Setup of run A:
==> flow/design.v (excerpt) <==
module hbridgecontroller(
input PCLK, 				 
input PRESERN, 				 
input PSEL, 				 
input PENABLE, 				 
output wire PREADY, 		 
output wire PSLVERR,		 
input PWRITE,				 
input [31:0] PADDR,			 
input wire [31:0] PWDATA,	 
output reg [31:0] PRDATA,	 
output reg motor1_pwm,
output reg motor2_pwm,
output reg [1:0] motor1_ctrl,
output reg [1:0] motor2_ctrl
);
Size: ~130 flip-flops.
clock: 13.6 ns
lec_check: 0
abc_area: 1
cap_margin: 20
core_margin: 2
core_utilization: 58
cts_cluster_diameter: 348
cts_cluster_size: 76
setup_slack_margin: 2.36
slew_margin: 20
run.sh (not shown) runs the stock make flow with config.mk's settings and CLKGATE_MAP_FILE=.
Run A: all stages done; final checks FAILED (negative setup slack).
Modified inputs, run B compared to run A
--- a/flow/config.mk
+++ b/flow/config.mk
@@ -6,10 +6,6 @@
 export NUM_CORES = 4
 export LEC_CHECK = 0
-export ABC_AREA = 1
 export CAP_MARGIN = 20
 export CORE_MARGIN = 2
-export CORE_UTILIZATION = 58
-export CTS_CLUSTER_DIAMETER = 348
-export CTS_CLUSTER_SIZE = 76
-export SETUP_SLACK_MARGIN = 2.36
+export CORE_UTILIZATION = 40
 export SLEW_MARGIN = 20
==> flow/constraint.sdc <==
create_clock -name core_clock -period 24.5 [get_ports {PCLK}]
set_input_delay 4.9000 -clock core_clock [delete_from_list [all_inputs] [get_ports {PCLK}]]
set_output_delay 4.9000 -clock core_clock [all_outputs]
set_load 0.01 [all_outputs]
==> results <==
Looking at the reports, run B completed the entire flow and the layout it produced met the timing, design-rule and antenna checks.
Re cell area: run B is 21% down on run A.
Delta (run B minus run A): setup slack +2910 ps; utilization -38 points.
Delta (run B minus run A): non-clock buffer count went down, synthesized-area fraction occupied by and/or/nand/nor cells went down.
When run B is set beside run A, its number of multi-input combinational cells turns out to be 16 larger.
Edits applied to the flow inputs when going from run B to run C:
--- a/flow/config.mk
+++ b/flow/config.mk
@@ -8,4 +8,5 @@
 export CAP_MARGIN = 20
 export CORE_MARGIN = 2
-export CORE_UTILIZATION = 40
+export CORE_UTILIZATION = 65
+export CTS_CLUSTER_DIAMETER = 35
 export SLEW_MARGIN = 20
==> flow/constraint.sdc <==
create_clock -name core_clock -period 15.4 [get_ports {PCLK}]
set_input_delay 3.0800 -clock core_clock [delete_from_list [all_inputs] [get_ports {PCLK}]]
set_output_delay 3.0800 -clock core_clock [all_outputs]
set_load 0.01 [all_outputs]
Findings:
- Status: run C FAILED at 5_1_grt (tool error)
- On count of cells resized by post-cts repair: between run C and run B, it ends up higher for run C.
- [diff] worst setup slack after placement, run C relative to run B: regression
- Relative to run B, the die outline height measured on run C has decreased by more than 10%.
- Delta(horizontal die dimension, run C - run B) < 0
- Initial standard-cell utilization of the core ends up lower on run B.
- Placed cell area up 20% in run C wrt run B
- Going from run B to run C, buffers inserted during post-CTS setup optimization increased by 54 relative to the old numbers, number of hold buffers added after CTS closely matched the old numbers, fraction of synthesis flops using an asynchronous set or reset pin closely matched the old numbers.
Relative to run C, the following input files were edited for run D:
--- a/flow/config.mk
+++ b/flow/config.mk
@@ -8,5 +8,4 @@
 export CAP_MARGIN = 20
 export CORE_MARGIN = 2
-export CORE_UTILIZATION = 65
-export CTS_CLUSTER_DIAMETER = 35
+export CORE_UTILIZATION = 40
 export SLEW_MARGIN = 20
==> flow/constraint.sdc <==
create_clock -name core_clock -period 30.0 [get_ports {PCLK}]
set_input_delay 6.0000 -clock core_clock [delete_from_list [all_inputs] [get_ports {PCLK}]]
set_output_delay 6.0000 -clock core_clock [all_outputs]
set_load 0.01 [all_outputs]
Findings:
- Looking at the logs for run C and run D, the single run that did not finish was run C.
- Re H-tree depth: no difference whatsoever between run D and run C.
- Run D vs run C — placement-stage cell area dropped by more than 10%
- Looking only at minimum setup slack after placement, and setting everything else aside, the lower value of run C and run D goes to run C.
- Changes observed in run D relative to run C: core area up 64%, horizontal die dimension up 27%, total cell area reported by yosys after synthesis flat.
- The post-synthesis sequential element count on run D is in line with that on run C.
- Relative to run C, number of gates resized after CTS decreased by 148 in run D.
- Going from run C to run D, die size grew by more than half.
